==> job 9831: inputs <==
==> flow/design.v <==
`timescale 1us / 1ps
module ARTAU(
    input radar_echo,
    input scan_for_target,
    input [31:0] jet_speed,
    input [31:0] max_safe_distance,
    input RST,
    input CLK,
    output reg radar_pulse_trigger,
    output reg [31:0] distance_to_target,
    output reg threat_detected,
    output reg [1:0] ARTAU_state
);
reg [31:0] distance1;   
reg [31:0] distance2;   
reg [11:0] elapsed_time;   
reg have_prev;          
parameter c0 = 300000000;   
parameter radar_pulse_duration = 300;   
parameter max_listen_time = 2000;   
parameter assess_timeout = 3000;   
wire [40:0] echo_product = c0 * elapsed_time;
wire [40:0] echo_distance = echo_product / 2000;
wire [11:0] elapsed_ms = elapsed_time / 1000;
wire [44:0] predicted_distance = distance2 + jet_speed * elapsed_ms;
always @(posedge CLK or posedge RST) begin
    if (RST) begin
        ARTAU_state <= 2'b00;   
        radar_pulse_trigger <= 0;
        distance_to_target <= 0;
        threat_detected <= 0;
        distance1 <= 0;
        elapsed_time <= 0;
        have_prev <= 0;
    end else begin
        case (ARTAU_state)
            2'b00:   
                if (scan_for_target) begin
                    radar_pulse_trigger <= 1;
                    ARTAU_state <= 2'b01;   
                end
            2'b01:   
                if (elapsed_time < radar_pulse_duration) begin
                    radar_pulse_trigger <= 1;
                    elapsed_time <= elapsed_time + 100;   
                end else begin
                    radar_pulse_trigger <= 0;
                    elapsed_time <= 0;
                    ARTAU_state <= 2'b10;   
                end
            2'b10:   
                if (elapsed_time < max_listen_time) begin
                    if (radar_echo) begin
                        distance1 <= distance2;
                        distance2 <= echo_distance[31:0];
                        elapsed_time <= 0;
                        if (have_prev) begin
                            ARTAU_state <= 2'b11;   
                        end else begin
                            have_prev <= 1;
                            radar_pulse_trigger <= 1;
                            ARTAU_state <= 2'b01;   
                        end
                    end else begin
                        elapsed_time <= elapsed_time + 100;
                    end
                end else begin
                    ARTAU_state <= 2'b00;
                    radar_pulse_trigger <= 0;
                    distance_to_target <= 0;
                    threat_detected <= 0;
                    elapsed_time <= 0;
                    have_prev <= 0;
                end
            2'b11:   
                if (elapsed_time < assess_timeout) begin
                    distance_to_target <= distance2;
                    threat_detected <= (predicted_distance < distance1) && distance2 < max_safe_distance;
                    if (scan_for_target) begin
                        radar_pulse_trigger <= 1;
                        elapsed_time <= 0;
                        ARTAU_state <= 2'b01;   
                    end else begin
                        elapsed_time <= elapsed_time + 100;
                    end
                end else begin
                    ARTAU_state <= 2'b00;
                    radar_pulse_trigger <= 0;
                    distance_to_target <= 0;
                    threat_detected <= 0;
                    elapsed_time <= 0;
                    have_prev <= 0;
                end
        endcase
    end
end
endmodule
module ECSU(
    input CLK,
    input RST,
    input thunderstorm,
    input [5:0] wind,
    input [1:0] visibility,
    input signed [7:0] temperature,
    output reg severe_weather,
    output reg emergency_landing_alert,
    output reg [1:0] ECSU_state
);
    parameter ALL_CLEAR = 2'b00;
    parameter CAUTION = 2'b01;
    parameter HIGH_ALERT = 2'b10;
    parameter EMERGENCY = 2'b11;
    reg [1:0] current_state, next_state;
    always @(posedge CLK or posedge RST) begin
        if (RST) begin
            current_state <= ALL_CLEAR;
        end else begin
            current_state <= next_state;
        end
    end
    always @(*) begin
        severe_weather = (current_state == HIGH_ALERT) || (current_state == EMERGENCY);
        emergency_landing_alert = (current_state == EMERGENCY);
        ECSU_state = current_state;
    end
    always @(*) begin
        next_state = current_state;
        case (current_state)
            ALL_CLEAR: begin
                if (wind >= 11 && wind <= 15)  
                    next_state = CAUTION;
                else if (visibility == 2'b01)  
                    next_state = CAUTION;
                else if (thunderstorm || wind > 15 || temperature > 35 || temperature < -35 || visibility == 2'b11) begin
                    next_state = HIGH_ALERT;
                end
            end
            CAUTION: begin
                if (wind <= 10 && visibility == 2'b00)  
                    next_state = ALL_CLEAR;
                else if (thunderstorm || wind > 15 || temperature > 35 || temperature < -35 || visibility == 2'b11) begin
                    next_state = HIGH_ALERT;
                end
            end
            HIGH_ALERT: begin
                if (temperature < -40 || temperature > 40 || wind > 20) begin
                    next_state = EMERGENCY;
                end else if (!thunderstorm && wind <= 10 && temperature >= -35 && temperature <= 35 && visibility != 2'b11) begin
                    next_state = CAUTION;
                end
            end
            EMERGENCY: begin
            end
        endcase
    end
endmodule
`timescale 1us / 1ps
module ICMS(
    input CLK,
    input RST,
    input radar_echo,
    input scan_for_target,
    input [31:0] jet_speed,
    input [31:0] max_safe_distance,
    input [5:0] wind,
    input thunderstorm,
    input [1:0] visibility,
    input signed [7:0] temperature,
    output radar_pulse_trigger,
    output [31:0] distance_to_target,
    output safe_to_engage,
    output threat_detected,
    output emergency_landing_alert,
    output [1:0] ECSU_state,  
    output [1:0] ARTAU_state
);
   wire severe_weather;
   ARTAU artau_inst (
       .radar_echo(radar_echo),
       .scan_for_target(scan_for_target),
       .jet_speed(jet_speed),
       .max_safe_distance(max_safe_distance),
       .RST(RST),
       .CLK(CLK),
       .radar_pulse_trigger(radar_pulse_trigger),
       .distance_to_target(distance_to_target),
       .threat_detected(threat_detected),
       .ARTAU_state(ARTAU_state)
   );
   ECSU ecsu_inst (
       .CLK(CLK),
       .RST(RST),
       .thunderstorm(thunderstorm),
       .wind(wind),
       .visibility(visibility),
       .temperature(temperature),
       .severe_weather(severe_weather),
       .emergency_landing_alert(emergency_landing_alert),
       .ECSU_state(ECSU_state)
   );
   assign safe_to_engage = (threat_detected) && (!severe_weather);
endmodule
==> flow/run.sh <==
#!/bin/bash
# the make line also repeats each setting of config.mk as NAME=value (left out here)
make -C /OpenROAD-flow-scripts/flow DESIGN_CONFIG=/design/flow/config.mk WORK_HOME=/design/flow/orfs CLKGATE_MAP_FILE= finish
==> flow/config.mk <==
export PLATFORM = sky130hd
export DESIGN_NAME = ICMS
export DESIGN_NICKNAME = ICMS
export VERILOG_FILES = /design/flow/design.v
export SDC_FILE = /design/flow/constraint.sdc
export NUM_CORES = 4
export LEC_CHECK = 0
export ABC_AREA = 0
export CAP_MARGIN = 20
export CELL_PAD_IN_SITES_GLOBAL_PLACEMENT = 1
export CORE_ASPECT_RATIO = 0.5
export CORE_MARGIN = 2
export CORE_UTILIZATION = 40
export CTS_CLUSTER_DIAMETER = 103
export CTS_CLUSTER_SIZE = 99
export SLEW_MARGIN = 20
==> flow/constraint.sdc <==
create_clock -name core_clock -period 30.0 [get_ports {CLK}]
set_input_delay 6.0000 -clock core_clock [delete_from_list [all_inputs] [get_ports {CLK}]]
set_output_delay 6.0000 -clock core_clock [all_outputs]
set_load 0.01 [all_outputs]
==> inputs of job 8352, as changes to job 9831 <==
Settings changed: ABC_AREA 0 to default, CELL_PAD_IN_SITES_GLOBAL_PLACEMENT 1 to 0, CORE_ASPECT_RATIO 0.5 to 1.13, CORE_UTILIZATION 40 to 44, CTS_CLUSTER_DIAMETER 103 to 171, CTS_CLUSTER_SIZE 99 to 73, GPL_ROUTABILITY_DRIVEN from default to 0, GPL_TIMING_DRIVEN from default to 0, HOLD_SLACK_MARGIN from default to 0.04, MAX_ROUTING_LAYER from default to met4, SETUP_SLACK_MARGIN from default to -2.0, SLEW_MARGIN 20 to 5.
==> inputs of job 6514, as changes to job 9831 <==
Settings changed: ABC_AREA 0 to default, CELL_PAD_IN_SITES_GLOBAL_PLACEMENT 1 to default, CORE_ASPECT_RATIO 0.5 to default, CTS_CLUSTER_DIAMETER 103 to default, CTS_CLUSTER_SIZE 99 to default.
==> inputs of job 9766, as changes to job 9831 <==
Settings changed: ABC_AREA 0 to default, CELL_PAD_IN_SITES_GLOBAL_PLACEMENT 1 to default, CORE_ASPECT_RATIO 0.5 to default, CORE_UTILIZATION 40 to 58, CTS_CLUSTER_DIAMETER 103 to default, CTS_CLUSTER_SIZE 99 to default.
==> flow/constraint.sdc (replaced) <==
create_clock -name core_clock -period 24.4 [get_ports {CLK}]
set_input_delay 4.8800 -clock core_clock [delete_from_list [all_inputs] [get_ports {CLK}]]
set_output_delay 4.8800 -clock core_clock [all_outputs]
set_load 0.01 [all_outputs]
==> results <==
item                                                                                            job 6514                    job 9766                    job 9831                    job 8352
Status                                                                                    finished clean  complete, but fails checks              finished clean  complete, but fails checks
Reasons for failing layout checks                                                                      -                setup timing                           -                setup timing
Worst reg2reg path startpoint                                                artau_inst.elapsed_time[11]  artau_inst.elapsed_time[3]  artau_inst.elapsed_time[6]  artau_inst.elapsed_time[3]
Register fraction of the total cell area                                                           10.4%                       8.15%                       10.2%                       10.5%
Final weighted congestion in routability-driven placement                                          0.903                       0.985                       0.895                           -
Shortest clock period the worst path allows after layout                                        28.44 ns                    25.98 ns                    28.39 ns                    30.68 ns
Cell area reported after detailed placement                                                 0.0270 sq mm                0.0329 sq mm                0.0274 sq mm                0.0270 sq mm
Area of the core                                                                            0.0614 sq mm                0.0420 sq mm                0.0611 sq mm                0.0556 sq mm
GRT Total Usage                                                                                    22.3%                       38.0%                       24.0%                       24.6%
Peak fanout along the critical path                                                                   15                           8                          15                          15
Met2 WL                                                                                   34,200 microns              43,800 microns              35,300 microns              34,800 microns
Clock tree cell share of total cell area                                                           1.08%                      0.794%                       1.09%                       1.09%
Final Routed Wirelength                                                                   73,100 microns              89,900 microns              78,700 microns              71,300 microns
Post-cts gate resize count                                                                             3                         176                           3                          10
Final Cell Area                                                                             0.0281 sq mm                0.0358 sq mm                0.0285 sq mm                0.0278 sq mm
Number of buffers added for setup after CTS                                                            0                          72                           0                           1
Final std cells w/o fill                                                                           4,021                       4,591                       4,093                       4,005
Via density                                                                                         6.00                        6.41                        5.85                        6.07
Max stage delay cell, worst path                                                  sky130_fd_sc_hd__or4_4       sky130_fd_sc_hd__fa_2      sky130_fd_sc_hd__or4_4       sky130_fd_sc_hd__fa_1
Clock edge transition at the registers on the reported setup and hold paths                      0.08 ns                     0.09 ns                     0.09 ns                     0.09 ns
Total tool warning count                                                                              53                          58                          54                          53
Total met3 wirelength after detailed routing                                                3750 microns                6550 microns                2920 microns                3240 microns
